Setup of alpha:
==> flow/design.v (excerpt) <==
module layer #(
    parameter DATA_WIDTH = 8,                  
    parameter INPUT_SIZE = 28,                  
    parameter KERNEL_SIZE = 3,                
    parameter POOL_SIZE = 2,                    
    parameter STRIDE = 1,                          
    parameter ACTIVATION_TYPE = 1'b1,        
    parameter POOL_TYPE = 1'b1                     
)(
    input clk, global_rst, ce,
    input [DATA_WIDTH-1:0] myInput,
    input [KERNEL_SIZE*KERNEL_SIZE*DATA_WIDTH-1:0] weight,
    input [DATA_WIDTH-1:0] bias,
    output [DATA_WIDTH-1:0] data_out,
    output valid_op, 
    output end_op
);
For scale: about 4100 cells after synthesis, about 740 flip-flops, roughly 100 I/O pins, roughly 38000 um2 of cells after synthesis.
export LEC_CHECK = 0
export ABC_AREA = 0
export CAP_MARGIN = 20
export CELL_PAD_IN_SITES_DETAIL_PLACEMENT = 0
export CELL_PAD_IN_SITES_GLOBAL_PLACEMENT = 0
export CORE_MARGIN = 2
export CORE_UTILIZATION = 71
export CTS_CLUSTER_SIZE = 36
export GPL_TIMING_DRIVEN = 1
export MAX_ROUTING_LAYER = met5
export MIN_ROUTING_LAYER = met1
export PLACE_DENSITY = 0.65
export SETUP_SLACK_MARGIN = 0.13
export SLEW_MARGIN = 20
create_clock -name core_clock -period 2.49 [get_ports {clk}]
run.sh (not shown) runs the stock make flow with config.mk's settings and CLKGATE_MAP_FILE=.
alpha finished all stages; layout check result: FAIL, due to setup timing.
Here is what was changed in the inputs of beta compared with alpha.
==> flow/config.mk <==
export PLATFORM = sky130hd
export DESIGN_NAME = layer
export DESIGN_NICKNAME = layer
export VERILOG_FILES = /design/flow/design.v
export SDC_FILE = /design/flow/constraint.sdc
export NUM_CORES = 4
export LEC_CHECK = 0
export ABC_AREA = 1
export CAP_MARGIN = 20
export CORE_MARGIN = 2
export CORE_UTILIZATION = 69
export SLEW_MARGIN = 20
==> flow/constraint.sdc <==
create_clock -name core_clock -period 2.88 [get_ports {clk}]
set_input_delay 0.5760 -clock core_clock [delete_from_list [all_inputs] [get_ports {clk}]]
set_output_delay 0.5760 -clock core_clock [all_outputs]
set_load 0.01 [all_outputs]
beta: complete, dirty (setup timing)
Compared to alpha, beta has worst hold slack 120 ps higher.
beta ended up with a lower number of violations reported at the end of detailed-routing iteration 0 than alpha did.
Measured against alpha, the internal power of the cells of beta comes out at 0.80 times the reference value.
--- input diff beta..gamma ---
-- flow/config.mk --
<<< beta, line 9
export CAP_MARGIN = 20
export CORE_MARGIN = 2
export CORE_UTILIZATION = 69
export SLEW_MARGIN = 20
>>> gamma, line 9
export CAP_MARGIN = 20
export CORE_MARGIN = 2
export CORE_UTILIZATION = 72
export CTS_CLUSTER_DIAMETER = 400
export PLACE_DENSITY_LB_ADDON = 0.08
export SETUP_SLACK_MARGIN = -0.2
export SLEW_MARGIN = 20
==> flow/constraint.sdc <==
create_clock -name core_clock -period 2.32 [get_ports {clk}]
set_input_delay 0.4640 -clock core_clock [delete_from_list [all_inputs] [get_ports {clk}]]
set_output_delay 0.4640 -clock core_clock [all_outputs]
set_load 0.01 [all_outputs]
gamma: flow complete, layout not clean; failing: setup timing. Summary of the comparison: clock group share of total power is lower in gamma, relative to beta. Startpoint-to-endpoint class of the critical path: flop to flop -> gamma, input port to flop -> beta. Changes observed in gamma relative to beta: number of buffers other than clock buffers in the final layout shows an increase of 36; post-detailed-routing wire length shows an increase of about 34%; final weighted congestion in routability-driven placement shows a reduction of about 2.6%; total of endpoints with negative setup slack in the final report shows an increase of 71%; portion of the clock cycle consumed by the worst path in the final layout shows an increase of 51 points. Taking beta as the reference, in gamma highest net fanout along the worst path went down 3, final worst slack went down by 1020 ps, global router's overall resource usage +7.3 points.

layer again, from the RTL that the note above started with.
make LEC_CHECK=0 ABC_AREA=0 CAP_MARGIN=20 CELL_PAD_IN_SITES_DETAIL_PLACEMENT=0 CELL_PAD_IN_SITES_GLOBAL_PLACEMENT=0 CORE_MARGIN=2 CORE_UTILIZATION=66 CTS_CLUSTER_SIZE=36 GPL_TIMING_DRIVEN=1 MAX_ROUTING_LAYER=met4 MIN_ROUTING_LAYER=met1 SETUP_SLACK_MARGIN=1.48 SLEW_MARGIN=20 finish   # period 5.5 ns
Next try:
CORE_UTILIZATION = 57   (was 66)
MAX_ROUTING_LAYER = met5   (was met4)
PLACE_DENSITY_LB_ADDON = 0.28   (was unset)
=>
- clock-buffer cell count is lower by 6
- worst hold slack gets better by 9.4 ps
- total power is higher by 0.80%
- setup slack gets better by 24 ps
- clock power is higher by about 2%
- routed wire length is lower by 6.3%
Next try:
ABC_AREA = unset   (was 0)
CELL_PAD_IN_SITES_DETAIL_PLACEMENT = unset   (was 0)
CELL_PAD_IN_SITES_GLOBAL_PLACEMENT = unset   (was 0)
CORE_UTILIZATION = 40   (was 57)
CTS_CLUSTER_SIZE = unset   (was 36)
GPL_TIMING_DRIVEN = unset   (was 1)
MAX_ROUTING_LAYER = unset   (was met5)
MIN_ROUTING_LAYER = unset   (was met1)
PLACE_DENSITY_LB_ADDON = unset   (was 0.28)
SETUP_SLACK_MARGIN = unset   (was 1.48)
clock period = 5.0 ns   (was 5.5 ns; I/O delays follow)
What happened: The changed run completed with no timing, DRC or antenna violations; worst setup slack loses 860 ps; sequential share of layout area rises by 0.36 points; critical path depth rises by 3; cell count rises by a little under a tenth; final area falls slightly; hold slack is about the same; power rises by a few percent; non-clock buffer count falls by 5; clock power rises by roughly a tenth; first-iteration DRC count falls by a quarter to a third.
Next try:
ABC_AREA = 1   (was unset)
CORE_ASPECT_RATIO = 1.42   (was unset)
CORE_UTILIZATION = 72   (was 40)
CTS_CLUSTER_SIZE = 10   (was unset)
PLACE_DENSITY_LB_ADDON = 0.17   (was unset)
SETUP_SLACK_MARGIN = 0.32   (was unset)
clock period = 1.08 ns   (was 5.0 ns; I/O delays follow)
This time the run died in global routing (5_1_grt) on GRT-0116.
Die size fell by well over a third.
Synthesized cell count increases by a quarter to a third.
Area after synthesis climbs by a few percent.
Power is estimated from default activity; no workload was simulated.
